==> flow/design.v <==
module memory_controller( CLK_48MHZ,RESET,SRAM_STATUS,READ_CMD, GEIG_DATA, MAG_DATA
,READ_ADDRESS,READ_CHIP_SELECT,WRITE_ADDRESS,WRITE_CHIP_SELECT
,NEXT_READ,NEXT_WRITE,DATA_OUT,ADDRESS_OUT,CHIP_SELECT,CMD_OUT);
input CLK_48MHZ,RESET,SRAM_STATUS, READ_CMD;
input [79:0] GEIG_DATA;
input [79:0] MAG_DATA;
output [17:0] READ_ADDRESS;
output READ_CHIP_SELECT;
output [17:0] WRITE_ADDRESS;
output WRITE_CHIP_SELECT;
output NEXT_READ, NEXT_WRITE;
output [15:0] DATA_OUT;
output [17:0] ADDRESS_OUT;
output CHIP_SELECT;
output [1:0] CMD_OUT;
reg [79:0] geig_prev;
reg [79:0] geig_buffer;
parameter new_geig_cmd =2'b01;
parameter num_geig_cycles = 5;
reg [79:0] mag_prev;
reg [79:0] mag_buffer;
parameter new_mag_cmd =2'b10;
parameter num_mag_cycles = 5;
reg [79:0] data_buffer;
reg read_prev;
parameter new_read_cmd = 2'b11;
reg [7:0] schedule;
reg [2:0] num_cycles;
reg [2:0] write_count;
reg busy_hold;
reg next_write;
reg next_read;
reg [17:0] address_out;
reg chip_select;
reg [15:0] data_out;
reg [1:0] cmd_out;
assign NEXT_WRITE = next_write;
assign NEXT_READ = next_read;
assign CMD_OUT = cmd_out;
assign ADDRESS_OUT=address_out;
assign CHIP_SELECT=chip_select;
assign DATA_OUT = data_out;
reg [17:0] r_address;
reg r_chip_select;
reg [17:0] w_address;
reg w_chip_select;
assign READ_ADDRESS = r_address;
assign READ_CHIP_SELECT = r_chip_select;
assign WRITE_ADDRESS = w_address;
assign WRITE_CHIP_SELECT = w_chip_select;
always @(posedge CLK_48MHZ or negedge RESET)
begin
if (RESET==1'b0) begin
    schedule = 8'b00000000;
    busy_hold = 1'b0;
    write_count=4'b0000;
    next_write<=0;
    next_read<=0;
    cmd_out<=2'b00;
    num_cycles=0;
    address_out<=17'b0;
    chip_select<=1'b0;
    data_out<=0;
    mag_prev=80'b0;
    geig_prev=80'b0;
    geig_buffer=80'b0;
    mag_buffer=80'b0;
    data_buffer=80'b0;
    read_prev=1'b0;
    r_address<=18'b0;
    r_chip_select<=1'b0;
    w_address<=18'b0;
    w_chip_select<=1'b0;
end else begin
if (schedule[1:0] ==2'b00) begin
    schedule=schedule>>2;
end
if (geig_prev!=GEIG_DATA) begin
    geig_buffer = GEIG_DATA;
    geig_prev = GEIG_DATA;
    if (schedule[1:0] == 2'b00) begin
        schedule[1:0] = new_geig_cmd;
    end else if (schedule[3:2] ==2'b00) begin
        schedule[3:2] = new_geig_cmd;
    end else if (schedule[5:4] == 2'b00) begin
        schedule[5:4] = new_geig_cmd;
    end else begin
        schedule[7:6] = new_geig_cmd;
    end
end else begin
    geig_prev= GEIG_DATA;
end
if (mag_prev!=MAG_DATA) begin
    mag_buffer = MAG_DATA;
    mag_prev = MAG_DATA;
    if (schedule[1:0] == 2'b00) begin
        schedule[1:0] = new_mag_cmd;
    end else if (schedule[3:2] ==2'b00) begin
        schedule[3:2] = new_mag_cmd;
    end else if (schedule[5:4] == 2'b00) begin
        schedule[5:4] = new_mag_cmd;
    end else begin
        schedule[7:6] = new_mag_cmd;
    end
end else begin
    mag_prev=MAG_DATA;
end
if ((READ_CMD ==1'b1) && (read_prev ==1'b0) && (RESET==1'b1))begin
    read_prev=READ_CMD;
    if (schedule[1:0] == 2'b00) begin
        schedule[1:0] = new_read_cmd;
    end else if (schedule[3:2] ==2'b00) begin
        schedule[3:2] = new_read_cmd;
    end else if (schedule[5:4] == 2'b00) begin
        schedule[5:4] = new_read_cmd;
    end else begin
        schedule[7:6] = new_read_cmd;
    end
end else begin
    read_prev = READ_CMD;
end
if (((schedule[1:0] == new_geig_cmd) || (schedule[1:0] == new_mag_cmd)) && (RESET==1'b1)) begin
    if ((schedule[1:0] == new_geig_cmd) && (write_count==0)) begin
        num_cycles=num_geig_cycles;
        data_buffer[79:0] = geig_buffer;
    end else if ((schedule[1:0] == new_mag_cmd) && (write_count==0)) begin
        num_cycles = num_mag_cycles;
        data_buffer[79:0]=mag_buffer;
    end
    if (write_count<num_cycles) begin
        if ((busy_hold==1) && (SRAM_STATUS==1)) begin
            cmd_out<=2'b00;
        end
        if ((busy_hold==1'b1)&&(SRAM_STATUS==1'b0)) begin
            next_write<=1'b1;
            if (next_write==1'b0) begin
                if (w_address == 18'b111111111111111111) begin
                    w_address <= 18'b000000000000000000;
                    w_chip_select <= !w_chip_select;
                end else begin
                    w_address <= w_address+1;
                end
            end
            data_buffer = data_buffer >>16;
            busy_hold=1'b0;
            write_count=write_count+1;
        end else if ((SRAM_STATUS==1'b0) && (busy_hold==0)) begin
            next_write<=1'b0;
            cmd_out<=2'b10;
            address_out<=WRITE_ADDRESS;
            chip_select<=WRITE_CHIP_SELECT;
            data_out<=data_buffer[15:0];
            busy_hold=1'b1;
        end
    end else if (write_count==num_cycles) begin
        write_count=0;
        schedule=schedule>>2;
    end
end else if ((schedule[1:0]==new_read_cmd) && (RESET==1'b1)) begin
    if (READ_ADDRESS == WRITE_ADDRESS) begin 
        schedule=schedule>>2;
    end else begin
        if ((SRAM_STATUS==1'b1) && (busy_hold==1)) begin
            cmd_out<=2'b00;
        end    
        if ((SRAM_STATUS==1'b0) && (busy_hold==1)) begin
            next_read<=1'b1;
            if (next_read==1'b0) begin
                if (r_address == 18'b111111111111111111) begin
                    r_address <= 18'b000000000000000000;
                    r_chip_select <= !r_chip_select;
                end else begin
                    r_address <= r_address+1;
                end
            end
            busy_hold=0;
            schedule=schedule>>2;
        end else if ((SRAM_STATUS==1'b0) && (busy_hold==0)) begin
            next_read<=1'b0;
            cmd_out<=2'b01;
            address_out<=READ_ADDRESS;
            chip_select<=READ_CHIP_SELECT;
            busy_hold=1'b1;
        end
    end
end
end  
end
endmodule
module sram_interface(CLK_48MHZ,RESET,ADDRESS_IN,DATA_IN,CMD_IN, CHIP_SELECT,
SRAM_D_IN, SRAM_D_OUT, SRAM_D_OE,
SRAM_A0,SRAM_A1,SRAM_A2,SRAM_A3,SRAM_A4,SRAM_A5,SRAM_A6,SRAM_A7,SRAM_A8,SRAM_A9,SRAM_A10,SRAM_A11,
SRAM_A12,SRAM_A13, SRAM_A14, SRAM_A15, SRAM_A16, SRAM_A17,
SRAM_SRBS0,SRAM_SRBS1,SRAM_SRBS2,SRAM_SRBS3,SRAM_CE,SRAM_WE,SRAM_OE,
STATUS,DATA_READ);
input CLK_48MHZ, RESET;
input [17:0] ADDRESS_IN;
input CHIP_SELECT;
input [15:0] DATA_IN;
input [1:0] CMD_IN;
output SRAM_A0,SRAM_A1,SRAM_A2,SRAM_A3,SRAM_A4,SRAM_A5,SRAM_A6,SRAM_A7,SRAM_A8,SRAM_A9,SRAM_A10,SRAM_A11,
SRAM_A12, SRAM_A13, SRAM_A14, SRAM_A15, SRAM_A16, SRAM_A17;
output SRAM_SRBS0,SRAM_SRBS1,SRAM_SRBS2,SRAM_SRBS3,SRAM_CE,SRAM_WE,SRAM_OE;
output STATUS;
output [15:0] DATA_READ;
input [31:0] SRAM_D_IN;
output [15:0] SRAM_D_OUT;
output SRAM_D_OE;
wire SRAM_D0,SRAM_D1,SRAM_D2,SRAM_D3,SRAM_D4,SRAM_D5,SRAM_D6,SRAM_D7,SRAM_D8,SRAM_D9,SRAM_D10,SRAM_D11,
SRAM_D12,SRAM_D13,SRAM_D14,SRAM_D15,SRAM_D16,SRAM_D17,SRAM_D18,SRAM_D19,SRAM_D20,SRAM_D21,SRAM_D22,SRAM_D23,
SRAM_D24,SRAM_D25,SRAM_D26,SRAM_D27,SRAM_D28,SRAM_D29,SRAM_D30,SRAM_D31;
assign {SRAM_D31,SRAM_D30,SRAM_D29,SRAM_D28,SRAM_D27,SRAM_D26,SRAM_D25,SRAM_D24,
        SRAM_D23,SRAM_D22,SRAM_D21,SRAM_D20,SRAM_D19,SRAM_D18,SRAM_D17,SRAM_D16,
        SRAM_D15,SRAM_D14,SRAM_D13,SRAM_D12,SRAM_D11,SRAM_D10,SRAM_D9,SRAM_D8,
        SRAM_D7,SRAM_D6,SRAM_D5,SRAM_D4,SRAM_D3,SRAM_D2,SRAM_D1,SRAM_D0} = SRAM_D_IN;
reg [15:0] dout;     
reg [15:0] dread;    
reg [17:0] address;  
reg ce,we,oe,srbs0,srbs1,srbs2,srbs3;    
reg weVAL;                   
reg busy;                    
reg write_cycle;             
reg [3:0] write_counter;     
reg read_cycle;              
reg [3:0] read_counter;      
assign SRAM_A0 = address[0];
assign SRAM_A1 = address[1];
assign SRAM_A2 = address[2];
assign SRAM_A3 = address[3];
assign SRAM_A4 = address[4];
assign SRAM_A5 = address[5];
assign SRAM_A6 = address[6];
assign SRAM_A7 = address[7];
assign SRAM_A8 = address[8];
assign SRAM_A9 = address[9];
assign SRAM_A10 = address[10];
assign SRAM_A11 = address[11];
assign SRAM_A12 = address[12];
assign SRAM_A13 = address[13];
assign SRAM_A14 = address[14];
assign SRAM_A15 = address[15];
assign SRAM_A16 = address[16];
assign SRAM_A17 = address[17];
assign SRAM_D_OUT = dout;
assign SRAM_D_OE = weVAL;
assign DATA_READ[0] = dread[0];
assign DATA_READ[1] = dread[1];
assign DATA_READ[2] = dread[2];
assign DATA_READ[3] = dread[3];
assign DATA_READ[4] = dread[4];
assign DATA_READ[5] = dread[5];
assign DATA_READ[6] = dread[6];
assign DATA_READ[7] = dread[7];
assign DATA_READ[8] = dread[8];
assign DATA_READ[9] = dread[9];
assign DATA_READ[10] = dread[10];
assign DATA_READ[11] = dread[11];
assign DATA_READ[12] = dread[12];
assign DATA_READ[13] = dread[13];
assign DATA_READ[14] = dread[14];
assign DATA_READ[15] = dread[15];
assign SRAM_CE = ce;
assign SRAM_WE = we;
assign SRAM_OE = oe;
assign SRAM_SRBS0 = srbs0;
assign SRAM_SRBS1 = srbs1;
assign SRAM_SRBS2 = srbs2;
assign SRAM_SRBS3 = srbs3;
assign STATUS=busy;
always @(negedge CLK_48MHZ or negedge RESET)
begin
if (RESET==1'b0) begin
    dout = 16'b0;
    dread <= 16'b0;
    address = 18'b0;
    ce = 1'b0;
    we = 1'b1;
    oe = 1'b1;
    srbs0 = 1'b1;
    srbs1 = 1'b1;
    srbs2 = 1'b1;
    srbs3 = 1'b1;
    weVAL = 1'b0;
    write_cycle =1'b0;
    write_counter = 4'b0;
    read_counter = 4'b0;
    read_cycle = 1'b0;
    busy = 1'b0;
end else begin
    if (busy==0) begin
        if (CMD_IN==2) begin
            write_cycle=1;
        end else if (CMD_IN==1) begin
            read_cycle=1;
        end
    end
    if (write_cycle==1'b1) begin
        if (write_counter==0) begin
            busy=1'b1;
            address = ADDRESS_IN;
            if (CHIP_SELECT==1'b0) begin
                srbs0=1'b0;
                srbs1=1'b0;
                srbs2=1'b1;
                srbs3=1'b1;
            end else begin
                srbs0=1'b1;
                srbs1=1'b1;
                srbs2=1'b0;
                srbs3=1'b0;
            end
            oe=1'b1;
            we=1'b0;
            ce=1'b0;
            weVAL=1'b1;
            dout=DATA_IN;
            write_counter=write_counter+1;
        end else if (write_counter==1) begin
            srbs0=1'b1;
            srbs1=1'b1;
            srbs2=1'b1;
            srbs3=1'b1;
            oe=1'b1;
            we=1'b1;
            ce=1'b0;
            weVAL=1'b0;
            write_counter=0;
            write_cycle=1'b0;
            busy=1'b0;
        end
    end  
    if (read_cycle==1'b1) begin
        if (read_counter==0) begin
            busy=1'b1;
            address = ADDRESS_IN;  
            ce=1'b0;
            oe=1'b0;
            we=1'b1;
            if (CHIP_SELECT==1'b0) begin
                srbs0=1'b0;
                srbs1=1'b0;
                srbs2=1'b1;
                srbs3=1'b1;
            end else begin
                srbs0=1'b1;
                srbs1=1'b1;
                srbs2=1'b0;
                srbs3=1'b0;
            end
            read_counter=read_counter+1;
        end else if (read_counter==1) begin
            if (CHIP_SELECT==1'b0) begin
                dread[0]<=SRAM_D0;
                dread[1]<=SRAM_D1;
                dread[2]<=SRAM_D2;
                dread[3]<=SRAM_D3;
                dread[4]<=SRAM_D4;
                dread[5]<=SRAM_D5;
                dread[6]<=SRAM_D6;
                dread[7]<=SRAM_D7;
                dread[8]<=SRAM_D8;
                dread[9]<=SRAM_D9;
                dread[10]<=SRAM_D10;
                dread[11]<=SRAM_D11;
                dread[12]<=SRAM_D12;
                dread[13]<=SRAM_D13;
                dread[14]<=SRAM_D14;
                dread[15]<=SRAM_D15;
            end else begin
                dread[0]<=SRAM_D16;
                dread[1]<=SRAM_D17;
                dread[2]<=SRAM_D18;
                dread[3]<=SRAM_D19;
                dread[4]<=SRAM_D20;
                dread[5]<=SRAM_D21;
                dread[6]<=SRAM_D22;
                dread[7]<=SRAM_D23;
                dread[8]<=SRAM_D24;
                dread[9]<=SRAM_D25;
                dread[10]<=SRAM_D26;
                dread[11]<=SRAM_D27;
                dread[12]<=SRAM_D28;
                dread[13]<=SRAM_D29;
                dread[14]<=SRAM_D30;
                dread[15]<=SRAM_D31;
            end
            read_counter=read_counter+1;
        end else if (read_counter == 2) begin
            oe=1'b1;
            we=1'b1;
            srbs0=1'b1;
            srbs1=1'b1;
            srbs2=1'b1;
            srbs3=1'b1;
            ce=1'b0;
            read_cycle=1'b0;
            read_counter=0;
            busy=1'b0;
        end
    end  
end  
end  
endmodule
module sram_logger(
    input         CLK_48MHZ,
    input         RESET,           
    input         READ_CMD,
    input  [79:0] GEIG_DATA,
    input  [79:0] MAG_DATA,
    input  [31:0] SRAM_D_IN,
    output [17:0] SRAM_A,
    output [3:0]  SRAM_SRBS,
    output        SRAM_CE,
    output        SRAM_WE,
    output        SRAM_OE,
    output [15:0] SRAM_D_OUT,
    output        SRAM_D_OE,
    output [15:0] DATA_READ,
    output [17:0] W_ADDRESS,
    output        W_CHIP_SELECT,
    output [17:0] R_ADDRESS,
    output        R_CHIP_SELECT
);
wire        sram_status;
wire        chip_select;
wire [15:0] data_out;
wire [17:0] address_out;
wire [1:0]  cmd_out;
memory_controller memory_controller_0(
    .CLK_48MHZ         ( CLK_48MHZ ),
    .RESET             ( RESET ),
    .SRAM_STATUS       ( sram_status ),
    .READ_CMD          ( READ_CMD ),
    .GEIG_DATA         ( GEIG_DATA ),
    .MAG_DATA          ( MAG_DATA ),
    .READ_ADDRESS      ( R_ADDRESS ),
    .READ_CHIP_SELECT  ( R_CHIP_SELECT ),
    .WRITE_ADDRESS     ( W_ADDRESS ),
    .WRITE_CHIP_SELECT ( W_CHIP_SELECT ),
    .NEXT_READ         ( ),
    .NEXT_WRITE        ( ),
    .DATA_OUT          ( data_out ),
    .ADDRESS_OUT       ( address_out ),
    .CHIP_SELECT       ( chip_select ),
    .CMD_OUT           ( cmd_out )
);
sram_interface sram_interface_0(
    .CLK_48MHZ   ( CLK_48MHZ ),
    .RESET       ( RESET ),
    .ADDRESS_IN  ( address_out ),
    .DATA_IN     ( data_out ),
    .CMD_IN      ( cmd_out ),
    .CHIP_SELECT ( chip_select ),
    .SRAM_D_IN   ( SRAM_D_IN ),
    .SRAM_D_OUT  ( SRAM_D_OUT ),
    .SRAM_D_OE   ( SRAM_D_OE ),
    .SRAM_A0 ( SRAM_A[0] ),   .SRAM_A1 ( SRAM_A[1] ),   .SRAM_A2 ( SRAM_A[2] ),
    .SRAM_A3 ( SRAM_A[3] ),   .SRAM_A4 ( SRAM_A[4] ),   .SRAM_A5 ( SRAM_A[5] ),
    .SRAM_A6 ( SRAM_A[6] ),   .SRAM_A7 ( SRAM_A[7] ),   .SRAM_A8 ( SRAM_A[8] ),
    .SRAM_A9 ( SRAM_A[9] ),   .SRAM_A10 ( SRAM_A[10] ), .SRAM_A11 ( SRAM_A[11] ),
    .SRAM_A12 ( SRAM_A[12] ), .SRAM_A13 ( SRAM_A[13] ), .SRAM_A14 ( SRAM_A[14] ),
    .SRAM_A15 ( SRAM_A[15] ), .SRAM_A16 ( SRAM_A[16] ), .SRAM_A17 ( SRAM_A[17] ),
    .SRAM_SRBS0 ( SRAM_SRBS[0] ), .SRAM_SRBS1 ( SRAM_SRBS[1] ),
    .SRAM_SRBS2 ( SRAM_SRBS[2] ), .SRAM_SRBS3 ( SRAM_SRBS[3] ),
    .SRAM_CE ( SRAM_CE ),
    .SRAM_WE ( SRAM_WE ),
    .SRAM_OE ( SRAM_OE ),
    .STATUS  ( sram_status ),
    .DATA_READ ( DATA_READ )
);
endmodule
==> flow/run.sh <==
#!/bin/bash
# the make line also repeats each setting of config.mk as NAME=value (left out here)
make -C /OpenROAD-flow-scripts/flow DESIGN_CONFIG=/design/flow/config.mk WORK_HOME=/design/flow/orfs CLKGATE_MAP_FILE= finish
==> flow/config.mk <==
export PLATFORM = sky130hd
export DESIGN_NAME = sram_logger
export DESIGN_NICKNAME = sram_logger
export VERILOG_FILES = /design/flow/design.v
export SDC_FILE = /design/flow/constraint.sdc
export NUM_CORES = 4
export LEC_CHECK = 0
export CAP_MARGIN = 20
export CORE_MARGIN = 2
export CORE_UTILIZATION = 40
export SLEW_MARGIN = 20
==> flow/constraint.sdc <==
create_clock -name core_clock -period 13.8 [get_ports {CLK_48MHZ}]
set_input_delay 2.7600 -clock core_clock [delete_from_list [all_inputs] [get_ports {CLK_48MHZ}]]
set_output_delay 2.7600 -clock core_clock [all_outputs]
set_load 0.01 [all_outputs]
==> results of run 1 <==
per-layer routing:
layer | global-route usage (%) | part of all wire (%) | routed length, um | up-vias
met4 | 10.7 | 4.8 | 3720 | 0
met2 | 39.5 | 49 | 38000 | 703
met3 | 3.49 | 5.5 | 4260 | 149
met5 | 0 | 0 | 0 | -
li1 | - | - | - | 8894
met1 | 30.8 | 41 | 32100 | 9622
layout make-up:
cell class	count	area (um^2)	area share (%)
Tap cell	846	1060	3.43
Sequential cell	560	14000	45.4
Multi-Input combinational cell	1604	10300	33.2
Clock inverter	29	256	0.830
Clock buffer	92	1910	6.18
Timing Repair Buffer	314	3110	10.1
Inverter	73	274	0.887
==> notes.md, run 1 <==
Implementation numbers.

- The most common cell in the netlist is sky130_fd_sc_hd__dfrtp_1.
- The fill cell total of the finished layout is 5,665.
- The chip occupies 65,400 um^2.
- According to the report, the first pass of detailed routing completed in 6 iterations.
- Sorting the synthesized cells by how often they occur yields sky130_fd_sc_hd__dfrtp_1, sky130_fd_sc_hd__nand2_1, sky130_fd_sc_hd__xnor2_1.
- The count of cell types in the netlist is 65.
- The register-to-register setup slack is 3.75 ns.
- The register share after synthesis is 55.3%.
- The source of the worst hold timing path is sram_interface_0.write_counter[3].
- After its last routability iteration, the placer logged a weighted congestion of 0.894.
- The number of warnings printed during yosys synthesis is 2.
- Per the detail_route report, DRC violations left total 0.
- Per the detailed-route log, wirelength across all metal layers totals 78,200 um.
- The post-route cell area is 30,900 um^2.
- The first-pass GRT wire length is 120,000 um.
- The all-layer global routing usage is 23.7%.
- The number of placed instances with taps included is 3,397.
- According to the I/O placement log, the pin count is 291.
- After synthesis, the mean cell area works out to 10.5 um^2.
- Once iteration 0 of detailed routing completed, the report listed 1,522 DRC markers.
- The worst clock skew is 0.0636 ns.
- Setup repair after global routing left no endpoint under its margin.
- Per the placement log, port buffering inserted 290 buffers.
- By area the synthesized netlist is led by sky130_fd_sc_hd__dfrtp_1, sky130_fd_sc_hd__nand2_1, sky130_fd_sc_hd__xnor2_1.
- For this sky-water flow run, the detailed-routed wirelength per cell is reported as 22.2 um.
- The number of maximum-capacitance violations is 0.
- The number of placement rows is 92.
- The overall die width is 256 um.
- The antenna diode count is 0.
- The type of the most critical hold path is reg2reg.
- The number of antenna violations at the first check in global routing is 0.
- The H-tree depth reported by CTS is 2.
- Detailed placement reports a standard cell area of 28,700 um^2.
- The count of pins over their slew limit is 0.
- The net switching power of the design is 0.841 mW.
- The top power group is clock.
- The area growth from synthesis to layout is 21.9%.
- The startpoint of the worst-slack reg-to-reg timing path is sram_interface_0.busy.
- Clock network power for this build is 1.72 mW.
- The core box area is 62,900 um^2.
- The cell family contributing the most delay on the critical path is buffers and inverters.
- The area fraction in compound gates is 16.0%.
- The portion of synthesized cell area occupied by the leading cell type is 48.5%.
- Clock tree synthesis inserted a total of 61 buffers.
- The report lists the number of cells resized after CTS as 0.
- The longest incremental delay of any stage on the critical path is reported as 0.55 ns.
- Yosys reports a chip area of 25,400 um^2.
- The sum of negative setup slack is 0 ns.
- The final route contains 19,400 vias.
- OpenSTA lists the critical path startpoint as sram_interface_0.we.
- Per the synth log, the flip-flop and latch total comes to 560.
- The buffer count from post-CTS setup fixing is 0.
- Entering global routing, the biggest net connects 154 pins.
- The number of stages on the worst hold path is 0.
- Measured along the y axis, the die boundary spans 256 um.
- The largest fanout on the critical path is 2.
- The arrival time of data at the worst endpoint is listed as 8.62 ns.
- The most area-hungry cell type in the Yosys netlist is sky130_fd_sc_hd__dfrtp_1.
- For this design, the CTS-stage hold fixing added 0 buffers.
- The tool warning count for the run is 52.
- The synthesized netlist cell count is 2,416.
- The count of endpoints failing hold in the final timing report is 0.
- The finished design was reported to have a net count of 2,836.
- The total buffers and inverters traversed by the critical path is 1.
- The critical path in this run is classified as reg2out.
- Post-synth the commonest register cell is sky130_fd_sc_hd__dfrtp_1.
- The endpoint identified for the worst register-to-register timing path is memory_controller_0.w_chip_select.
- The registers of the reported paths see a clock transition of 0.05 ns.
- The adder-cell share of the synthesized area is 1.08%.
- From the final report, the count of setup violators was given as 0.
- The final HPWL from detailed placement is 55,300 um.
- The required time of the worst setup path is 11.04 ns.
- The clock tree from TritonCTS is built.
- The portion of netlist area occupied by mux cells is 4.98%.
- OpenSTA lists the critical path endpoint as SRAM_WE.
- The number of cells in the finished layout apart from fillers is 3,518.
- The transition time of the tightest slew-check pin is 1.03 ns.
- The share of total power in the clock network is 47.0%.
- After detailed routing, the number of vias per cell comes to 5.51.
- The netlist area before placement is 25,400 um^2.
- Per the post-route antenna check, the number of violating nets is 0.
- The sink of the worst hold path is sram_interface_0.write_counter[3].
- The worst slack after detailed placement is 3.08 ns.
- Measured against its own limit, the worst slew margin works out to 31.6%.
- The via count of the first global-routing pass came to 19,300.
- The maximum resistive drop on vdd is 0.0874 mV.
- The number of cells on the critical path is 1.
- The simple-gate share of the synthesized area is 11.2%.
- The net count after synthesis is 2,632.
- The internal power of the cells totals 2.82 mW.
- In this run the power density over the cells is 119 nW/um^2.
- The cell-mix breakdown from Yosys lists the XOR/XNOR area share as 7.05%.
- The root buffer cell is sky130_fd_sc_hd__clkbuf_16.
- Of the total power, combinational logic draws 6.4%.
- The combinational group power is 0.233 mW.
- The worst reg2reg path depth is 8.
- The element type at the critical path start is a flip-flop.
- Of the total power, registers draw 46.7%.
- For this design the static power due to leakage is 13.2 nW.
- The report lists the cells along the critical path as clkdlybuf4s50_1.
- The power report lists the sequential group at 1.71 mW.
- The global route total overflow is 0.
- The number of flops mapped to enable cells by yosys is 0.
- In this run switching power makes up 23.0% of total power.
- The skew report gives the latency at the later pin of the worst-skew pair as 0.65 ns.
- The share of the core filled with cells in the final layout is 49.2%.
- The slack of the critical path is 2.42 ns.
- The fraction of registers with async set or reset after synthesis is 100%.
- The number of standard cells reported by yosys is 2,416.
- The effective utilization at floorplan is 40.3%.
- The worst setup path is captured at an output pin.
- Counting every sink on the clock net gives 560.
- The flow ran to the end and the layout has no timing, DRC or antenna violations.
- CTS reports a maximum clock tree buffer depth of 3.
- The overall power of the completed layout is 3.67 mW.
- The standard cell with the maximum stage delay on the critical path is sky130_fd_sc_hd__clkdlybuf4s50_1.
- Final hold analysis gives a worst-case slack of 0.323 ns.
- Yosys shows that the main logic family after synthesis is AND-OR/OR-AND gates.
==> run 2: changes to the inputs <==
Settings changed: CAP_MARGIN 20 to 40, CORE_UTILIZATION 40 to 68, CTS_CLUSTER_DIAMETER set to 376.
Clock period 13.8 ns to 4.83 ns, I/O delays scaled along.
==> run 2 against run 1 <==
The flow now stops in global routing. Die area shrank 41%. Synthesized area unchanged. Synthesized cell count stayed put.
==> notes.md, run 2 <==
Physical implementation.

- The floorplan step defined a core boundary enclosing 36,700 um^2.
- Per the synth stats, the proportion of register bits with asynchronous set or reset is 100%.
- The area fraction in compound gates is 16.0%.
- The root buffer cell is sky130_fd_sc_hd__clkbuf_16.
- The register bit count reported by yosys is 560.
- The run stopped with a tool error.
- Summed over its instances, the top area cell type makes up 48.5% of the synthesized netlist area.
- The portion of netlist area occupied by mux cells is 4.98%.
- The share of the core area taken by cells at floorplan is 69.1%.
- Including well taps, the total number of placed cells is 3,443.
- The commonest register cell after synthesis is sky130_fd_sc_hd__dfrtp_1.
- At the placement stage, the worst setup path has a slack of -1.30 ns.
- For this run the top cell type by instance count after synthesis was sky130_fd_sc_hd__dfrtp_1.
- The tool reported: "[ERROR GRT-0232] Routing congestion too high. Check the congestion heatmap in the GUI".
- In this run, the synthesized area fraction spent on xor and xnor cells is recorded as 7.05%.
- According to the floorplan log, the row count is 70.
- The report puts the hold buffer count at CTS at 0.
- The count of buffers added on input and output ports is 290.
- Sorting the Yosys area breakdown by cell type puts at the top sky130_fd_sc_hd__dfrtp_1.
- The chip area from the yosys synthesis statistics is 25,400 um^2.
- The number of clock buffers inserted by TritonCTS is 56.
- The simple-gate share of the synthesized area is 11.2%.
- The number of warnings printed during yosys synthesis is 2.
- Across every metal layer, demand over resource in global routing totals 75.9%.
- The count of cell types in the netlist is 65.
- In this run the full chip footprint comes out at 38,800 um^2.
- The register share after synthesis is 55.3%.
- The last stage the flow got to is global routing.
- The net count after synthesis is 2,632.
- During I/O placement, the number of pins put on the boundary was 291.
- The overall die width is 197 um.
- The height of the die is 197 um.
- The number of flops mapped to enable cells by yosys is 0.
- Routability-driven placement finished with a final weighted congestion of 0.932.
- For reference, the top logic cell family by area is AND-OR/OR-AND gates.
- The netlist area before placement is 25,400 um^2.
- The synthesized netlist cell count is 2,416.
- The number of buffers on the longest clock path is 3.
- After synthesis, the most frequently instantiated cells are sky130_fd_sc_hd__dfrtp_1, sky130_fd_sc_hd__nand2_1, sky130_fd_sc_hd__xnor2_1.
- In the post-synthesis netlist, the biggest area contributors are sky130_fd_sc_hd__dfrtp_1, sky130_fd_sc_hd__nand2_1, sky130_fd_sc_hd__xnor2_1.
- Dividing the synthesized area by the synthesized cell count gives 10.5 um^2.
- The synth_stat.txt file lists the number of cells as 2,416.
- The final HPWL from detailed placement is 60,700 um.
- The adder-cell share of the synthesized area is 1.08%.
- The cell area after placement is 31,800 um^2.
- The clock H-tree reported by CTS has 2 levels.
- The number of sinks on the clock net is 560.
- The total overflow left after global routing is 37.
==> run 2: routing by layer <==
layer,GRT usage (%),overflow
met2,94.1,16
met1,74.9,0
met4,77.6,19
met3,59.0,2
met5,27.6,0
==> run 2: what timing repair did <==
action	CTS
gates cloned	1
endpoints found under the setup margin	207
gates resized	124
pin swaps	42
buffers inserted	31
==> run 2: per-stage QoR <==
step,util (%),setup TNS (ns)
after floorplan,-,-0.220
after global placement,86.6,-139.56
after detailed placement,86.7,-170.97
after CTS,93.0,-0.000226
==> run 3: changes to the inputs <==
Settings changed: CAP_MARGIN 40 to 20, CORE_UTILIZATION 68 to 60, CTS_CLUSTER_DIAMETER 376 to unset.
Clock period 4.83 ns to 9.24 ns, I/O delays scaled along.
==> run 3 against run 2 <==
The run now finishes clean. Synthesized area stayed put. Die area is 13% higher. Synthesized cell count stayed put.
==> notes.md, run 3 <==
Implementation numbers.

- Of all nets on the critical path, the largest fanout is 2.
- The synthesized netlist devotes 1.08% of its cell area to adder and majority cells.
- The areal power density over the cells is 179 nW/um^2.
- The longest clock path from root to sink contains 3 buffers.
- The switching fraction of total power is 22.9%.
- The net count after synthesis is 2,632.
- The number of placed instances with taps included is 3,093.
- The synthesis log from Yosys contains 2 warnings.
- After synthesis, the share of cell area in mux cells is 4.98%.
- The sequential power is 2.56 mW.
- The stage-log warning count is 54.
- Cell internal power was estimated by the tool at 4.21 mW.
- The synthesized netlist has a Yosys-reported chip area of 25,400 um^2.
- The element type at the critical path start is a flip-flop.
- The most frequently used library cell after synthesis is sky130_fd_sc_hd__dfrtp_1.
- The critical path endpoint category is an output pin.
- Counting endpoints that fail hold in the final report gives 0.
- The final layout reports a setup TNS of 0 ns.
- In the hold timing report, the worst path depth is 0.
- The register-to-register setup slack is 1.65 ns.
- The worst relative slew slack is 25.0%.
- The effective utilization at floorplan is 60.6%.
- The share of total power in the clock network is 46.7%.
- The arrival time of data at the critical path endpoint is 6.31 ns.
- Setup repair after global routing left no endpoint under its margin.
- The biggest cell delay along the critical path is 0.53 ns.
- The commonest register cell after synthesis is sky130_fd_sc_hd__dfrtp_1.
- The critical path in this run is classified as reg2out.
- At the pin with the least slew margin, the transition time is 1.13 ns.
- Per the detail_route report, vias per standard cell equal 6.16.
- Excluding fillers, the count of instances in the completed layout stands at 3,207.
- After detailed routing, the number of remaining DRC violations is 0.
- The top power group is registers.
- Logged for this run, the post-placement worst setup slack is 1.64 ns.
- Measured along the y axis, the die boundary spans 210 um.
- The proportion of power drawn by flip-flops and latches is 46.9%.
- The startpoint of the worst-slack reg-to-reg timing path is sram_interface_0.busy.
- For this block, the initial DRC count from the detailed router was 2,098.
- The startpoint of the most critical setup path is sram_interface_0.srbs2.
- The clock-net power is 2.55 mW.
- The most area-hungry cell type in the Yosys netlist is sky130_fd_sc_hd__dfrtp_1.
- In this run the most critical hold path is launched from sram_interface_0.write_counter[3].
- The simple-gate share of the synthesized area is 11.2%.
- The number of hold-repair buffers added at the cts stage is 0.
- The synthesized netlist contains 65 unique library cells.
- The post-detailed-routing wire length is 77,000 um.
- Along the critical path, the tally of buffer and inverter instances is 1.
- The run finished with no timing, DRC or antenna violations.
- The chip area is 43,900 um^2.
- Looking at the clock tree report, the H-tree level count equals 2.
- The reported leakage power is 13.2 nW.
- The main area contributors are sky130_fd_sc_hd__dfrtp_1, sky130_fd_sc_hd__nand2_1, sky130_fd_sc_hd__xnor2_1.
- The cell sitting at the root of the clock tree is a sky130_fd_sc_hd__clkbuf_16.
- The sink of the worst hold path is sram_interface_0.write_counter[3].
- The register bit count reported by yosys is 560.
- The report lists the number of standard-cell rows as 75.
- The last weighted congestion value of the routability-driven placer is 0.917.
- The worst hold margin is 0.329 ns.
- Once detailed placement completed, the half-perimeter wirelength came to 54,300 um.
- The fraction of registers with async set or reset after synthesis is 100%.
- The CTS clock-pin slew for the worst setup and hold paths is 0.04 ns.
- In this run the critical register-to-register path is captured at memory_controller_0.w_address[15].
- The number of flops mapped to enable cells by yosys is 0.
- The floorplan report gives the top-level pin count as 291.
- The slack of the critical path is 1.08 ns.
- The CTS log lists the clock sinks for this run as 560.
- The register share after synthesis is 55.3%.
- The maximum resistive drop on vdd is 0.164 mV.
- The kind of cell adding the most delay to the critical path is buffers and inverters.
- The number of maximum-capacitance violations is 0.
- The worst hold path belongs to the class reg2reg.
- The main kind of combinational logic by area is AND-OR/OR-AND gates.
- The power share of the combinational group is 6.4%.
- The maximum number of pins on one net before global-route repair is 175.
- OpenSTA lists the critical path endpoint as SRAM_SRBS[2].
- The number of antenna violations at the first check in global routing is 3.
- The post-synthesis share of cell area spent on xor and xnor gates is 7.05%.
- The net total in the final layout is 2,834.
- The synthesized netlist cell count is 2,416.
- The worst reg2reg path depth is 10.
- The post-cts repair resize count is 0.
- The fill cell total of the finished layout is 3,108.
- In this run the number of cells on the critical path is 1.
- The first global-routing pass estimated 119,000 um of wire.
- The mean routed wirelength per cell is 24.0 um.
- The net switching power of the design is 1.25 mW.
- Buffers added to address setup during post-CTS repair amount to 0.
- The average cell area after synthesis is 10.5 um^2.
- The portion of synthesized cell area occupied by the leading cell type is 48.5%.
- Recorded from the global router log, the overflow total was 0.
- Data on the critical path is required at its endpoint by 7.39 ns.
- The via count of the first global-routing pass came to 19,600.
- The final setup violation count is 0.
- The number of search-and-repair iterations in the first detailed-routing pass is 6.
- The final timing report lists clock skew as 0.0522 ns.
- The cell-mix breakdown from Yosys lists the compound-gate area share as 16.0%.
- For reference, the critical path cell chain is clkdlybuf4s50_1.
- The combinational group power is 0.350 mW.
- Yosys stat counts 2,416 cells in the synthesized netlist.
- The area growth from synthesis to layout is 20.3%.
- Global routing used 35.7% of the available tracks across all layers.
- Once layout is done, the placed cells without fillers occupy 30,500 um^2.
- TritonCTS built the clock tree.
- The cell area after placement is 28,400 um^2.
- The routed layout has 19,800 vias.
- The standard cell with the maximum stage delay on the critical path is sky130_fd_sc_hd__clkdlybuf4s50_1.
- The overall die width is 210 um.
- The clock reaches the later pin of the worst-skew pair after 0.64 ns.
- By count the netlist is led by sky130_fd_sc_hd__dfrtp_1, sky130_fd_sc_hd__nand2_1, sky130_fd_sc_hd__xnor2_1.
- Counting pins that exceed their max-slew limit in the final report gives 0.
- The number of clock buffers inserted by TritonCTS is 57.
- In this run the tool buffered the top-level ports with 290 buffer cells.
- The netlist area before placement is 25,400 um^2.
- Nets still carrying antenna violations after routing amount to 0.
- The total area inside the core boundary comes to 41,900 um^2.
run 3: layout make-up:
cell class | count | area (um^2) | share of cell area [%]
Sequential cell | 560 | 14000 | 46.0
Clock buffer | 80 | 1650 | 5.42
Inverter | 73 | 274 | 0.899
Multi-Input combinational cell | 1604 | 10300 | 33.7
Timing Repair Buffer | 316 | 3150 | 10.3
Antenna cell | 2 | 5.00 | 0.0164
Clock inverter | 33 | 439 | 1.44
Tap cell | 539 | 674 | 2.21
run 3: layer usage:
| layer | track usage, % | share of wire (%) |
|---|---|---|
| met1 | 46.6 | 39 |
| met3 | 6.06 | 7.2 |
| met5 | 0 | 0 |
| met4 | 20.4 | 6.3 |
| met2 | 57.0 | 47 |
run 3: per-stage QoR:
stage / util (%) / power, mW
after global placement: 67.8 / 2.94
after detailed placement: 67.8 / 2.95
final: 72.9 / 5.45
after global routing: 72.9 / 5.61
after CTS: 72.8 / 5.47
after floorplan: - / 2.72
==> run 4: changes to the inputs <==
Settings changed: ABC_AREA set to 0, CAP_MARGIN 20 to 40, CORE_ASPECT_RATIO set to 0.72, CORE_MARGIN 2 to 3, CORE_UTILIZATION 60 to 72, CTS_CLUSTER_DIAMETER set to 39, CTS_CLUSTER_SIZE set to 83, GPL_TIMING_DRIVEN set to 1, MAX_ROUTING_LAYER set to met4, PLACE_DENSITY set to 0.52, SETUP_SLACK_MARGIN set to 0.75, TNS_END_PERCENT set to 15.
Clock period 9.24 ns to 4.9 ns, I/O delays scaled along.
==> run 4 against run 3 <==
The run now fails in clock tree synthesis. Synthesized cell count unchanged. Synthesized area did not move. Die area is 15% lower.
==> notes.md, run 4 <==
Physical implementation.

- The area fraction in compound gates is 16.0%.
- The number of placement rows is 57.
- The stage where the run came to a stop is clock tree synthesis.
- The number of flops mapped to enable cells by yosys is 0.
- The number of warnings printed during yosys synthesis is 2.
- Sorting the synthesized cells by area gives the leading types as sky130_fd_sc_hd__dfrtp_1, sky130_fd_sc_hd__nand2_1, sky130_fd_sc_hd__xnor2_1.
- The net count after synthesis is 2,632.
- The main kind of combinational logic by area is AND-OR/OR-AND gates.
- The count of cell types in the netlist is 65.
- The last weighted congestion value of the routability-driven placer is 1.03.
- The number of I/O port buffers is 290.
- The number of standard cells reported by yosys is 2,416.
- The final HPWL from detailed placement is 67,600 um.
- The chip area is 37,500 um^2.
- Multiplexer cells account for 4.98% of the synthesized area.
- The most common cell in the netlist is sky130_fd_sc_hd__dfrtp_1.
- The height of the die is 165 um.
- The commonest register cell after synthesis is sky130_fd_sc_hd__dfrtp_1.
- Synthesis handed over a netlist of 2,416 instances.
- Dividing the synthesized area by the synthesized cell count gives 10.5 um^2.
- Sequential cells were found to cover 55.3% of the synthesized design area.
- The chip area from the yosys synthesis statistics is 25,400 um^2.
- The cell-mix breakdown from Yosys lists the XOR/XNOR area share as 7.05%.
- The largest total area in the synthesized netlist belongs to sky130_fd_sc_hd__dfrtp_1.
- The tool reported: "[ERROR DPL-0038] Utilization greater than 100%, impossible to legalize".
- The netlist area before placement is 25,400 um^2.
- By count the netlist is led by sky130_fd_sc_hd__dfrtp_1, sky130_fd_sc_hd__nand2_1, sky130_fd_sc_hd__xnor2_1.
- The horizontal die dimension reported for this design is 227 um.
- The effective utilization at floorplan is 74.1%.
- The portion of synthesized cell area occupied by the leading cell type is 48.5%.
- Counting flops and latches in the post-synthesis netlist gives 560.
- The flow did not finish.
- The core box area is 34,200 um^2.
- Per the synthesis report, the adder-cell share of the synthesized area is 1.08%.
- The fraction of registers with async set or reset after synthesis is 100%.
- According to the I/O placement log, the pin count is 291.
- In this run, the synthesized area fraction spent on and/or/nand/nor cells is recorded as 11.2%.
- The number of placed instances with taps included is 3,417.
## run 4: stage by stage
step | util [%] | cell area (um^2) | hold slack (ns) | worst slack (ns) | power (mW)
after detailed placement | 92.8 | 31800 | 0.336 | -1.03 | 5.80
after global placement | 92.7 | 31700 | 0.327 | -0.886 | 5.74
after floorplan | - | 25600 | 0.389 | -0.0793 | 5.13
==> run 5: changes to the inputs <==
Settings changed: ABC_AREA 0 to unset, CAP_MARGIN 40 to 20, CORE_ASPECT_RATIO 0.72 to unset, CORE_MARGIN 3 to 2, CORE_UTILIZATION 72 to 38, CTS_CLUSTER_DIAMETER 39 to unset, CTS_CLUSTER_SIZE 83 to unset, GPL_TIMING_DRIVEN 1 to unset, MAX_ROUTING_LAYER met4 to unset, PLACE_DENSITY 0.52 to unset, SETUP_SLACK_MARGIN 0.75 to unset, TNS_END_PERCENT 15 to unset.
Clock period 4.9 ns to 8.69 ns, I/O delays scaled along.
==> run 5 against run 4 <==
The run now finishes clean. Synthesized cell count stayed put. Synthesized area stayed put. Die area is 83% higher.
==> notes.md, run 5 <==
Implementation numbers.

- Yosys mapped a number of flops with a built-in enable equal to 0.
- The terminus of the critical flop-to-flop path is memory_controller_0.w_address[4].
- At the later pin of the worst-skew pair, clock insertion delay measures 0.64 ns.
- The cell-internal power is 4.42 mW.
- The buffer count from post-CTS setup fixing is 0.
- Walking the worst path, the cells encountered are clkdlybuf4s50_1.
- The number of clock buffers added by TritonCTS is 60.
- The kind of cell adding the most delay to the critical path is flip-flops.
- The count of cell types in the netlist is 65.
- The chip area from the yosys synthesis statistics is 25,400 um^2.
- The script parses the final routing iteration and logs DRC violations as 0.
- Counting every sink on the clock net gives 560.
- The share of total power dissipated in sequential elements is 47.2%.
- The number of stages on the worst hold path is 0.
- Combinational power for this build is 0.377 mW.
- The net total in the final layout is 2,843.
- The count of endpoints failing hold in the final timing report is 0.
- In this run the count of I/O pins placed on the die edge is 291.
- Setup repair after global routing left no endpoint under its margin.
- The commonest register cell after synthesis is sky130_fd_sc_hd__dfrtp_1.
- Detailed-route iteration 0 reported a violation count of 1,816.
- In the log, the iteration count for the first detailed-route pass is 8.
- The clock tree from TritonCTS is built.
- Dividing total power by cell area gives a power density of 186 nW/um^2.
- The largest fanout on the critical path is 2.
- The portion of netlist area occupied by mux cells is 4.98%.
- The sink of the worst hold path is sram_interface_0.write_counter[3].
- The switching component of the power was reported as 1.34 mW.
- The slowest stage of the critical path belongs to the cell sky130_fd_sc_hd__dfstp_2.
- The number of maximum-capacitance violations is 0.
- In this run the layout overhead on the synthesized area is reported as 21.9%.
- The worst clock skew is 0.0571 ns.
- The register share after synthesis is 55.3%.
- Once the floorplan was initialized, standard cells occupied 38.5% of the core.
- Note, the detailed placer reported a final HPWL of 58,000 um.
- The script reports the combined buffer and inverter count of the critical path as 1.
- The height of the die is 262 um.
- In the synthesized netlist the async set-or-reset flop fraction comes to 100%.
- The register bit count reported by yosys is 560.
- The number of buffers on the longest clock path is 3.
- The number of vias per cell after detailed routing is 5.48.
- The required time of the worst setup path is 6.95 ns.
- The number of antenna violations at the first check in global routing was 2.
- The CTS clock-pin slew for the worst setup and hold paths is 0.04 ns.
- Input and output buffers added on the ports amount to 290.
- OpenSTA lists the critical path startpoint as sram_interface_0.srbs1.
- The sequential power is 2.72 mW.
- In this run, post-CTS hold repair placed 0 buffers.
- The portion of synthesized cell area occupied by the leading cell type is 48.5%.
- The cell type that accounts for the most area after synthesis is sky130_fd_sc_hd__dfrtp_1.
- The first-pass GRT wire length is 122,000 um.
- RePlAce ended its routability-driven mode at a weighted congestion of 0.893.
- The core region is 65,900 um^2.
- The overall die width is 262 um.
- The startpoint of the worst-slack reg-to-reg timing path is sram_interface_0.busy.
- The sum of negative setup slack is 0 ns.
- The via count of the first global-routing pass is 19,300.
- The critical path is of the reg2out type.
- The power share of the combinational group is 6.5%.
- On the worst path, the slowest cell contributes a delay of 0.53 ns.
- The biggest slice of the total power is consumed by registers.
- Per the finish-stage timing summary, setup violations number 0.
- The timing report gives the worst reg2reg path a setup slack of 1.53 ns.
- Per the post-synthesis report, the nets total 2,632.
- The share of the core filled with cells in the final layout is 46.9%.
- The number of warnings printed during yosys synthesis is 2.
- The root buffer cell is sky130_fd_sc_hd__clkbuf_16.
- Entering global routing, the biggest net connects 103 pins.
- The critical path endpoint category is an output pin.
- The chip area is 68,800 um^2.
- The global route total overflow is 0.
- The fill cell total of the finished layout is 6,085.
- The highest supply drop recorded on VDD is 0.152 mV.
- The synthesized netlist devotes 16.0% of its cell area to compound gates.
- For the pin with the worst max-slew slack, the measured transition is 1.02 ns.
- The count of nets left with antenna violations after detail routing is 0.
- The arrival time of data at the critical path endpoint is 6.03 ns.
- The simple-gate share of the synthesized area is 11.2%.
- The run finished with no timing, DRC or antenna violations.
- The number of placement rows is 94.
- The post-detailed-routing wire length is 80,200 um.
- The netlist area before placement is 25,400 um^2.
- The number of standard cells reported by yosys is 2,416.
- Following the worst setup path forward leads to its endpoint at SRAM_SRBS[1].
- Logic depth along the worst register-to-register path is recorded as 8.
- The number of cells on the critical path is 1.
- The main area contributors are sky130_fd_sc_hd__dfrtp_1, sky130_fd_sc_hd__nand2_1, sky130_fd_sc_hd__xnor2_1.
- Per the slew report, the remaining headroom to the max-slew limit stands at 31.9%.
- The worst setup path is launched from a flip-flop.
- The share of total power in the clock network is 46.2%.
- The clock-net power is 2.66 mW.
- The all-layer global routing usage is 22.9%.
- After synthesis, the largest family of logic cells by area is AND-OR/OR-AND gates.
- The synthesized netlist cell count is 2,416.
- For this design the static power due to leakage is 13.2 nW.
- The average cell area after synthesis is 10.5 um^2.
- In this run the worst hold path is classified as reg2reg.
- The total vias in the final route is 19,400.
- Per the breakdown, switching nets consume 23.2% of all power.
- The count of pins over their slew limit is 0.
- The stage-log warning count is 47.
- The mean routed wirelength per cell is 22.6 um.
- The most common cell in the netlist is sky130_fd_sc_hd__dfrtp_1.
- In this run, the synthesized area fraction spent on adder and majority cells is recorded as 1.08%.
- The clock tree synthesis step divided the H-tree into 2 levels.
- The post-synthesis share of cell area spent on xor and xnor gates is 7.05%.
- In this run the most critical hold path is launched from sram_interface_0.write_counter[3].
- Yosys reports that the most numerous cell types are sky130_fd_sc_hd__dfrtp_1, sky130_fd_sc_hd__nand2_1, sky130_fd_sc_hd__xnor2_1.
- In this run, post-CTS repair resized a total of 0 instances.
## run 5: final cells by class
type | count | area (um^2) | share of cell area [%]
clock buffer | 84 | 1750 | 5.65
tap | 864 | 1080 | 3.50
multi-input combinational | 1604 | 10300 | 33.3
inverter | 73 | 274 | 0.887
timing repair buffer | 322 | 3170 | 10.3
antenna | 3 | 7.51 | 0.0243
clock inverter | 34 | 330 | 1.07
sequential | 560 | 14000 | 45.4
## run 5: routing by layer
metal / up-vias / share of wire (%) / global-route usage [%]
met4: 0 / 4.7 / 10.0
li1: 8902 / - / -
met1: 9552 / 41 / 29.6
met5: - / 0 / 0
met2: 792 / 48 / 38.2
met3: 164 / 5.8 / 3.51
## run 5: per-stage QoR
step	cells	hold slack, ns	area, um^2	setup WS, ns	power (mW)
3_5_place_dp	3422	0.329	28800	1.43	3.15
5_1_grt	3541	0.350	30900	0.843	5.96
6_report	3544	0.326	30900	0.921	5.76
4_1_cts	3539	0.330	30900	0.896	5.81
2_1_floorplan	2416	0.389	25400	2.00	2.89
3_3_place_gp	3422	0.327	28800	1.56	3.14
==> run 6: changes to the inputs <==
Settings changed: ABC_AREA set to 1, CAP_MARGIN 20 to 25, CORE_MARGIN 2 to 3, CTS_CLUSTER_SIZE set to 83, GPL_TIMING_DRIVEN set to 0, HOLD_SLACK_MARGIN set to 0.1, MAX_ROUTING_LAYER set to met4, PLACE_DENSITY set to 0.52, SLEW_MARGIN 20 to 5, TNS_END_PERCENT set to 55.
Clock period 8.69 ns to 5.02 ns, I/O delays scaled along.
==> run 6 against run 5 <==
Worst setup slack got worse by 0.83 ns. Die area rose by 6.4%. Power grew 120%. Routed wire length is 13% higher. Non-clock buffer count up 174. First-iteration DRC count up 1.7%. Clock power is 83% higher. Synthesized area rose by 4.9%. Largest cell class unchanged.
==> notes.md, run 6 <==
Implementation numbers.

- In this run, the synthesized area fraction spent on and/or/nand/nor cells is recorded as 24.6%.
- The number of placement rows is 96.
- In this run the tool buffered the top-level ports with 290 buffer cells.
- OpenSTA, run right after detailed placement, puts the worst setup slack at -3.43 ns.
- The main kind of combinational logic by area is simple AND/OR/NAND/NOR gates.
- Across all stage logs, warnings added up to 51.
- The worst setup path is launched from a flip-flop.
- The clock tree from TritonCTS is built.
- The pin closest to its max-slew limit shows a slew of 0.974 ns.
- The height of the die is 271 um.
- The mean routed wirelength per cell is 19.6 um.
- The area recorded from the Yosys report for this design is 26,600 um^2.
- After synthesis the netlist holds a flip-flop and latch count of 560.
- The clock reaches the later pin of the worst-skew pair after 0.63 ns.
- The register-to-register setup slack is 0.27 ns.
- The script extracted a total leakage power of 17.0 nW.
- The synthesized netlist devotes 2.93% of its cell area to XOR and XNOR gates.
- The number of warnings printed during yosys synthesis is 2.
- After routing the design area is 33,800 um^2.
- The post-synth count of flops with an enable pin is 0.
- In the power breakdown, the internal column shows 8.86 mW.
- The most area-hungry cell type in the Yosys netlist is sky130_fd_sc_hd__dfrtp_1.
- Buffers inserted to repair hold after CTS numbered 0.
- The combinational group power is 2.47 mW.
- The number of clock buffers inserted by TritonCTS is 67.
- The area fraction in compound gates is 9.85%.
- The STA report counts the stages on the worst setup path as 1.
- The areal power density over the cells is 373 nW/um^2.
- The portion of synthesized cell area occupied by the leading cell type is 46.2%.
- The root buffer cell is sky130_fd_sc_hd__clkbuf_16.
- The worst setup path is captured at an output pin.
- The number of search-and-repair iterations in the first detailed-routing pass is 6.
- For this run the aggregate overflow at the end of global routing stands at 0.
- The number of vias per cell after detailed routing is 4.83.
- The most heavily used metal layer in global routing is met2.
- The commonest cells after synthesis are sky130_fd_sc_hd__nand2_1, sky130_fd_sc_hd__dfrtp_1, sky130_fd_sc_hd__inv_1.
- Setup repair after global routing could not meet its margin everywhere.
- For this design the top-level I/O count stands at 291.
- The detail route stage leaves a number of antenna-violating nets equal to 0.
- Once detailed placement completed, the half-perimeter wirelength came to 68,700 um.
- The routed layout reports a DRC error count of 0.
- The final max-slew violation count recorded for this run is 0.
- The final weighted congestion recorded by global placement is 0.930.
- The routed layout has 22,200 vias.
- In this run the mean area of a mapped cell was 8.32 um^2.
- CTS reports a maximum clock tree buffer depth of 3.
- The via count of the first global-routing pass is 22,000.
- Note that the worst hold path type here is in2async.
- The detailed placer reported the number of placed instances as 4,424.
- The post-detailed-routing wire length is 90,400 um.
- On the worst setup and hold paths after CTS, the clock-pin slew comes to 0.06 ns.
- The clock arrives with 0.0575 ns of skew.
- Per the OpenROAD floorplan log, the width of the die is 271 um.
- Listed in order, past its start point the critical path passes dlygate4sd2_1.
- The fraction of registers with async set or reset after synthesis is 100%.
- The most common cell in the netlist is sky130_fd_sc_hd__nand2_1.
- The slack of the critical path is 0.0911 ns.
- After technology mapping, the gate count stands at 3,198.
- The number of standard cells reported by yosys is 3,198.
- The sequential power is 5.26 mW.
- The H-tree was split into 3 levels.
- In this run the critical register-to-register path is captured at memory_controller_0.w_address[15].
- The top power group is registers.
- Yosys attributes the largest share of cell area to sky130_fd_sc_hd__dfrtp_1, sky130_fd_sc_hd__nand2_1, sky130_fd_sc_hd__dfrtn_1.
- The power share of the combinational group is 19.6%.
- In this run, the number of DRC markers left after iteration 0 of detailed routing was 1,846.
- The critical path is of the reg2out type.
- The flow ran to the end and the layout has no timing, DRC or antenna violations.
- The overall power of the completed layout is 12.6 mW.
- The proportion of power drawn by flip-flops and latches is 41.7%.
- The count of cell types in the netlist is 54.
- For this design, the sink count on the clock tree is 560.
- The net count after synthesis is 3,414.
- The net total in the final layout is 3,839.
- The first-pass GRT wire length is 137,000 um.
- Once layout is complete, the cells apart from fillers number 4,607.
- STA puts the critical path data required time at 4.02 ns.
- Across the run, the number of max-cap violations was 0.
- Endpoints failing hold in the final report were tallied at 0.
- The startpoint of the most critical setup path is sram_interface_0.oe.
- The met1 track utilization from global routing is 36.4%.
- The all-layer global routing usage is 25.4%.
- The largest fanout on the critical path is 2.
- The adder-cell share of the synthesized area is 0.988%.
- The met2 track utilization from global routing is 37.9%.
- Before placement the cells fill 38.6% of the core.
- The chip area is 73,200 um^2.
- The startpoint of the worst-slack reg-to-reg timing path is sram_interface_0.busy.
- The clock-net power is 4.88 mW.
- Routing resource usage on met3 recorded by global route was 4.09%.
- The report puts the cell count of the worst reg-to-reg path at 12.
- The portion of netlist area occupied by mux cells is 0.762%.
- The netlist area before placement is 26,600 um^2.
- Looking at the power breakdown, the clock network takes 38.7% of the total.
- For this run, the slowest stage of the critical path takes 0.53 ns.
- The total area inside the core boundary comes to 68,900 um^2.
- The highest supply drop recorded on VDD is 0.325 mV.
- The commonest register cell after synthesis is sky130_fd_sc_hd__dfrtp_1.
- The post-placement cell area is 30,800 um^2.
- Entering global routing, the biggest net connects 112 pins.
- The arrival time of data at the critical path endpoint is 3.92 ns.
- Counting both buffers and inverters, the worst setup path holds a total of 1.
- The switching fraction of total power is 29.8%.
- The number of antenna violations at the first check in global routing was 0.
- The power report puts the net switching power at 3.75 mW.
- The layout overhead on the synthesized area is 27.2%.
- The worst relative slew slack is 35.1%.
- The final setup violation count is 0.
- The register share after synthesis is 52.7%.
- The most critical setup path has its endpoint at SRAM_OE.
- The timing report attributes the biggest portion of critical-path delay to flip-flops.
- The standard cell with the maximum stage delay on the critical path is sky130_fd_sc_hd__dfstp_2.
[run 6: repair_timing]
action                     CTS  global route
resized                    295           118
hold endpoints to repair     0             0
gates cloned                 3             2
pin swaps                   33            39
setup endpoints to repair  250           164
buffers inserted            42            10
[run 6: per-layer routing]
layer / vias up / part of all wire, % / wire, um
li1: 10900 / - / -
met1: 10700 / 48 / 43500
met2: 531 / 45 / 40500
met3: 122 / 4.7 / 4280
met4: 0 / 2.3 / 2080
met5: - / 0 / 0
[run 6: stage by stage]
step                util [%]  hold WS (ns)  setup TNS [ns]
floorplan                  -         0.390               0
global placement        44.5         0.403               -
detailed placement      44.7         0.411         -441.97
CTS                     48.6         0.265               0
global route            49.1         0.290         -0.0307
finish                  49.1         0.304               0
[run 6: cell type report]
type                            count  area, um^2
Fill cell                        6769       35100
Sequential cell                   560       14000
Multi-Input combinational cell   2154       10700
Timing Repair Buffer              352        3470
Clock buffer                       97        1900
Inverter                          338        1290
Tap cell                          931        1160
Buffer                            144         971
Clock inverter                     30         288
Antenna cell                        1        2.50
==> run 7: changes to the inputs <==
Settings changed: ABC_AREA 1 to unset, CAP_MARGIN 25 to 20, CORE_MARGIN 3 to 2, CORE_UTILIZATION 38 to 68, CTS_CLUSTER_SIZE 83 to 20, GPL_TIMING_DRIVEN 0 to unset, HOLD_SLACK_MARGIN 0.1 to unset, MAX_ROUTING_LAYER met4 to unset, PLACE_DENSITY 0.52 to unset, SETUP_SLACK_MARGIN set to 0.89, SLEW_MARGIN 5 to 20, TNS_END_PERCENT 55 to unset.
Clock period 5.02 ns to 4.83 ns, I/O delays scaled along.
==> run 7 against run 6 <==
The flow now stops in global routing. Synthesized area down 4.7%. Synthesized cell count down 24%. Die area down 47%.
==> notes.md, run 7 <==
Physical implementation.

- After legalization and detailed placement, the total HPWL measured 61,800 um.
- The area fraction in compound gates is 16.0%.
- Per the GRT congestion report, total overflow comes to 333.
- The die is 197 um wide.
- Summing all multiplexer cells gives an area fraction of 4.98%.
- Per the CTS log, the root buffer master is sky130_fd_sc_hd__clkbuf_16.
- The flow did not finish.
- The adder-cell share of the synthesized area is 1.08%.
- In the global route stage, overall resource usage came out at 87.4%.
- Counting flops with an async set or reset pin after synthesis yields a share of 100%.
- In this run the vertical extent of the chip is 197 um.
- The register bit count reported by yosys is 560.
- After synthesis, the largest area contributor takes up 48.5% of total cell area.
- The number of hold-repair buffers added at the cts stage is 0.
- The effective utilization at floorplan is 69.1%.
- The synthesized netlist cell count is 2,416.
- The last weighted congestion value of the routability-driven placer is 0.945.
- The core box area is 36,700 um^2.
- The most common cell in the netlist is sky130_fd_sc_hd__dfrtp_1.
- The CTS report gives the tree buffer count as 55.
- The synthesized netlist contains 65 unique library cells.
- The number of buffers on the longest clock path is 3.
- The number of placement rows is 70.
- The boundary pin count is 291.
- Of the total synthesized cell area, the portion taken by XOR and XNOR cells is 7.05%.
- The number of flops mapped to enable cells by yosys is 0.
- The tool reported: "[ERROR GRT-0232] Routing congestion too high. Check the congestion heatmap in the GUI".
- The net count after synthesis is 2,632.
- Counting instances in the post-synthesis netlist gives the leading cell types as sky130_fd_sc_hd__dfrtp_1, sky130_fd_sc_hd__nand2_1, sky130_fd_sc_hd__xnor2_1.
- For reference, the top cells by area after synthesis are sky130_fd_sc_hd__dfrtp_1, sky130_fd_sc_hd__nand2_1, sky130_fd_sc_hd__xnor2_1.
- The last stage the flow got to is global routing.
- The number of I/O port buffers is 290.
- In the Yosys report, the sequential cells make up 55.3% of the chip area.
- The number of warnings printed during yosys synthesis is 2.
- The simple-gate share of the synthesized area is 11.2%.
- The main kind of combinational logic by area is AND-OR/OR-AND gates.
- The synthesized netlist occupies a cell area of 25,400 um^2.
- The number of standard cells reported by yosys is 2,416.
- For reference, the post-synthesis area per instance comes to 10.5 um^2.
- The H-tree depth reported by CTS is 2.
- The most area-hungry cell type in the Yosys netlist is sky130_fd_sc_hd__dfrtp_1.
- The commonest register cell is sky130_fd_sc_hd__dfrtp_1.
- The die covers 38,800 um^2.
- The CTS log lists the clock sinks for this run as 560.
- The chip area from the yosys synthesis statistics is 25,400 um^2.
- Before CTS, the worst setup slack after placement is -0.799 ns.
==> run 7: routing by layer <==
metal  overflow  track usage (%)
met1          3             87.2
met2        159             98.6
met3         13             75.8
met4        155             92.9
met5          3             40.2
==> run 7: stage by stage <==
stage	area, um^2	cells	util [%]	hold WS, ns
after floorplan	25800	2416	-	0.389
after global placement	31800	3441	86.8	0.328
after detailed placement	31800	3441	86.8	0.336
after CTS	35700	3619	97.3	0.147
==> run 7: timing repair <==
action,4_1_cts
setup buffers,66
pin swaps,200
cloned,11
gates resized,658
setup endpoints to repair,349
Power figures rest on the tool's default switching activity, not on a simulated workload.
